==> v35: inputs <==
==> flow/design.v <==
module length (
	input wire [31:0] op,
	output wire [5:0] op_length
);
assign op_length = (op[31:16] == 16'd0)? 
						(
							(op[15:8] == 8'd0)?
								(
									(op[7:4] == 4'd0)?
									(
										(op[3:2] == 2'd0)?
											(
												(op[1] == 1'd0)?op[0]:6'd2
											)
											:
											(
												(op[3] == 1'd0)?6'd3:6'd4
											)
									)
									:
									(
										(op[7:6] == 2'd0)?
											(
												(op[5] == 1'd0)?6'd5:6'd6
											)
											:
											(
												(op[7] == 1'd0)?6'd7:6'd8
											)
									)
								)
								:
								(
									(op[15:12] == 4'd0)?
									(
										(op[11:10] == 2'd0)?
											(
												(op[9] == 1'd0)?6'd9:6'd10
											)
											:
											(
												(op[11] == 1'd0)?6'd11:6'd12
											)
									)
									:
									(
										(op[15:14] == 2'd0)?
											(
												(op[13] == 1'd0)?6'd13:6'd14
											)
											:
											(
												(op[15] == 1'd0)?6'd15:6'd16
											)
									)
								) 
						)
						: 
						(
								(op[31:24] == 8'd0)?
								(
									(op[23:20] == 4'd0)?
									(
										(op[19:18] == 2'd0)?
											(
												(op[17] == 1'd0)?6'd17:6'd18
											)
											:
											(
												(op[19] == 1'd0)?6'd19:6'd20
											)
									)
									:
									(
										(op[23:22] == 2'd0)?
											(
												(op[21] == 1'd0)?6'd21:6'd22
											)
											:
											(
												(op[23] == 1'd0)?6'd23:6'd24
											)
									)
								)
								:
								(
									(op[31:28] == 4'd0)?
									(
										(op[27:26] == 2'd0)?
											(
												(op[25] == 1'd0)?6'd25:6'd26
											)
											:
											(
												(op[27] == 1'd0)?6'd27:6'd28
											)
									)
									:
									(
										(op[31:30] == 2'd0)?
											(
												(op[29] == 1'd0)?6'd29:6'd30
											)
											:
											(
												(op[31] == 1'd0)?6'd31:6'd32
											)
									)
								) 
						) ;
endmodule
module top(
		input wire [31:0] opa,
		input wire [31:0] opb,
		input wire start,
		input wire rst,
		input wire clk,
		output reg done,
		output reg [31:0] result
);
reg [2:0] current_state;
reg [2:0] next_state;
reg [31:0] regopa;
reg [31:0] regopb;
reg [5:0] length_diff_reg;
wire [5:0] length_opa;
wire [5:0] length_opb;
wire [5:0] length_diff;
wire [31:0] length_in_opa;
wire [31:0] length_in_opb;
parameter IDLE = 3'd0;
parameter INPUT = 3'd1;
parameter ADJUDICATE = 3'd2;
parameter CAMP_SWITCH = 3'd3;
parameter ALIGN = 3'd4;
parameter ABSOLUTE = 3'd5;
parameter OUTPUT = 3'd6;
parameter ZEROS = 32'd0;
parameter ZEROS_C = 7'b0; 
always @(posedge clk or negedge rst) begin : proc_current_state
	if(~rst) begin
		current_state <= IDLE;
	end else begin
		current_state <= next_state ;
	end
end
always @ * begin : proc_next_state
	case (current_state)
		IDLE:begin 
			if(start == 1) 
				next_state <= INPUT;
			else 
				next_state <= IDLE;			
		end
		INPUT:next_state <= ADJUDICATE;
		ADJUDICATE:begin 
			if(regopa == regopb || regopa == 0 || regopb == 0) begin
				next_state <= OUTPUT;
			end
			else begin 
				next_state <= CAMP_SWITCH;
			end
		end
		CAMP_SWITCH:next_state <= ALIGN;
		ALIGN:next_state <= ABSOLUTE;
		ABSOLUTE:next_state <= ADJUDICATE;
		OUTPUT:begin 
			if(start == 1) 
				next_state <= INPUT;
			else 
				next_state <= IDLE;
		end
		default : next_state <= IDLE;
	endcase
end
always @(posedge clk or negedge rst) begin : proc_regopa
	if(~rst) begin
		regopa <= ZEROS;
	end else begin
		case (next_state)
			IDLE:regopa <= ZEROS;
			INPUT:regopa <= opa;
			ADJUDICATE:regopa <= regopa;
			CAMP_SWITCH:begin 
				if(regopa < regopb) begin
					regopa <= regopb;
				end
				else begin 
					regopa <= regopa;
				end
			end
			ALIGN:regopa <= regopa;
			ABSOLUTE:begin 
				if (regopa >= regopb ) begin 
					regopa <= regopa - regopb;
				end
				else begin 
					regopa <= regopb - regopa;
				end
			end		
			default :regopa <= regopa;
		endcase		
	end
end
always @(posedge clk or negedge rst) begin : proc_regopb
	if(~rst) begin
		regopb <= ZEROS;
	end else begin
		case (next_state)
			IDLE:regopb <= ZEROS;
			INPUT:regopb <= opb;
			ADJUDICATE:regopb <= regopb;
			CAMP_SWITCH:begin 
				if(regopa < regopb) begin
					regopb <= regopa <<< length_diff;
				end
				else begin 
					regopb <= regopb <<< length_diff;
				end
			end
			ALIGN:regopb <= regopb ;
			ABSOLUTE:regopb <= regopb >>> length_diff_reg;
			default:regopb <= regopb;
		endcase		
	end
end
assign length_in_opa = regopa;
assign length_in_opb = regopb;
length cal_opa_length(.op(length_in_opa), .op_length(length_opa));
length cal_opp_length(.op(length_in_opb), .op_length(length_opb));
assign length_diff = (length_opa >= length_opb)? (length_opa - length_opb):(length_opb - length_opa);
always @(posedge clk or negedge rst) begin : proc_length_diff_reg
	if(~rst) begin
		length_diff_reg <= 0;
	end else begin
		case (next_state)
			CAMP_SWITCH:begin 
				length_diff_reg <= length_diff;
			end
			default : length_diff_reg <= length_diff_reg;
		endcase
	end
end
always @(posedge clk or negedge rst) begin : proc_result
	if(~rst) begin
		result <= ZEROS;
	end else begin
		case (next_state)
			OUTPUT:begin 
				if(regopa == regopb) begin 
					result <= regopa ;
				end
				else if (regopa == 0 ) begin
					result <=  regopb ;
				end
				else begin 
					result <= regopa ;
				end
			end
			default : begin 
				result <= result;
			end
		endcase
	end
end
always @(posedge clk or negedge rst) begin : proc_done
	if(~rst) begin
		done <= 1'b0;
	end else begin
		case (next_state)
			OUTPUT: begin 
				done <= 1'b1;
			end
			default : done <= 1'b0;
		endcase
	end
end
endmodule  
==> flow/run.sh <==
#!/bin/bash
# the make line also repeats each setting of config.mk as NAME=value (left out here)
make -C /OpenROAD-flow-scripts/flow DESIGN_CONFIG=/design/flow/config.mk WORK_HOME=/design/flow/orfs CLKGATE_MAP_FILE= finish
==> flow/config.mk <==
export PLATFORM = sky130hd
export DESIGN_NAME = top
export DESIGN_NICKNAME = top
export VERILOG_FILES = /design/flow/design.v
export SDC_FILE = /design/flow/constraint.sdc
export NUM_CORES = 4
export LEC_CHECK = 0
export ABC_AREA = 1
export CAP_MARGIN = 10
export CELL_PAD_IN_SITES_DETAIL_PLACEMENT = 2
export CELL_PAD_IN_SITES_GLOBAL_PLACEMENT = 2
export CORE_ASPECT_RATIO = 1.76
export CORE_MARGIN = 7
export CORE_UTILIZATION = 61
export CTS_CLUSTER_DIAMETER = 270
export CTS_CLUSTER_SIZE = 90
export GPL_ROUTABILITY_DRIVEN = 1
export HOLD_SLACK_MARGIN = 0.22
export MIN_ROUTING_LAYER = met2
export SETUP_SLACK_MARGIN = -0.13
export SLEW_MARGIN = 10
export TNS_END_PERCENT = 40
==> flow/constraint.sdc <==
create_clock -name core_clock -period 9.86 [get_ports {clk}]
set_input_delay 1.9720 -clock core_clock [delete_from_list [all_inputs] [get_ports {clk}]]
set_output_delay 1.9720 -clock core_clock [all_outputs]
set_load 0.01 [all_outputs]
==> inputs of v38, as changes to v35 <==
ABC_AREA = 0   (was 1)
CAP_MARGIN = 15   (was 10)
CELL_PAD_IN_SITES_DETAIL_PLACEMENT = unset   (was 2)
CELL_PAD_IN_SITES_GLOBAL_PLACEMENT = unset   (was 2)
CORE_MARGIN = 2   (was 7)
CORE_UTILIZATION = 58   (was 61)
CTS_CLUSTER_DIAMETER = unset   (was 270)
CTS_CLUSTER_SIZE = 94   (was 90)
GPL_ROUTABILITY_DRIVEN = 0   (was 1)
HOLD_SLACK_MARGIN = unset   (was 0.22)
MIN_ROUTING_LAYER = met1   (was met2)
SETUP_SLACK_MARGIN = 0.96   (was -0.13)
SLEW_MARGIN = 20   (was 10)
TNS_END_PERCENT = 35   (was 40)
==> flow/constraint.sdc (replaced) <==
create_clock -name core_clock -period 5.13 [get_ports {clk}]
set_input_delay 1.0260 -clock core_clock [delete_from_list [all_inputs] [get_ports {clk}]]
set_output_delay 1.0260 -clock core_clock [all_outputs]
set_load 0.01 [all_outputs]
==> inputs of v29, as changes to v35 <==
ABC_AREA = 0   (was 1)
CAP_MARGIN = 15   (was 10)
CELL_PAD_IN_SITES_DETAIL_PLACEMENT = unset   (was 2)
CELL_PAD_IN_SITES_GLOBAL_PLACEMENT = unset   (was 2)
CORE_ASPECT_RATIO = 0.5   (was 1.76)
CORE_MARGIN = 4   (was 7)
CORE_UTILIZATION = 50   (was 61)
CTS_CLUSTER_DIAMETER = 337   (was 270)
CTS_CLUSTER_SIZE = 94   (was 90)
GPL_ROUTABILITY_DRIVEN = 0   (was 1)
HOLD_SLACK_MARGIN = unset   (was 0.22)
MIN_ROUTING_LAYER = met1   (was met2)
SETUP_SLACK_MARGIN = unset   (was -0.13)
SLEW_MARGIN = 20   (was 10)
TNS_END_PERCENT = 35   (was 40)
==> flow/constraint.sdc (replaced) <==
create_clock -name core_clock -period 7.41 [get_ports {clk}]
set_input_delay 1.4820 -clock core_clock [delete_from_list [all_inputs] [get_ports {clk}]]
set_output_delay 1.4820 -clock core_clock [all_outputs]
set_load 0.01 [all_outputs]
==> qor summary <==
quantity                                                                                  v29                           v35                         v38
Result of the run                                                              finished clean                did not finish  complete, but fails checks
Last stage reached                                                                          -  global placement without I/O                           -
Reasons for failing layout checks                                                           -                             -        negative setup slack
Reg-to-Reg Start                                                                   regopb[12]                             -                  regopb[26]
Multiplexer area fraction after synthesis                                               18.6%                        0.864%                       18.6%
Basic-gate share of the synthesized area counting and, or, nand and nor cells           16.0%                         38.6%                       16.0%
Setup Total Neg Slack                                                                    0 ns                             -                   -0.136 ns
Met3 capacity usage during global routing                                               15.3%                             -                       18.8%
Proportion of final cell area spent on non-clock buffers                                8.73%                             -                       16.1%
Uppermost layer routed                                                                   met5                             -                        met5
Non-filler cells, final                                                                 2,010                             -                       2,135
Max Clk Rate                                                                          151 MHz                             -                     190 MHz
Die Ht                                                                                 123 um                        214 um                      205 um
Layout Utilization                                                                      57.6%                             -                       75.4%
Via count                                                                               14.5k                             -                       16.0k
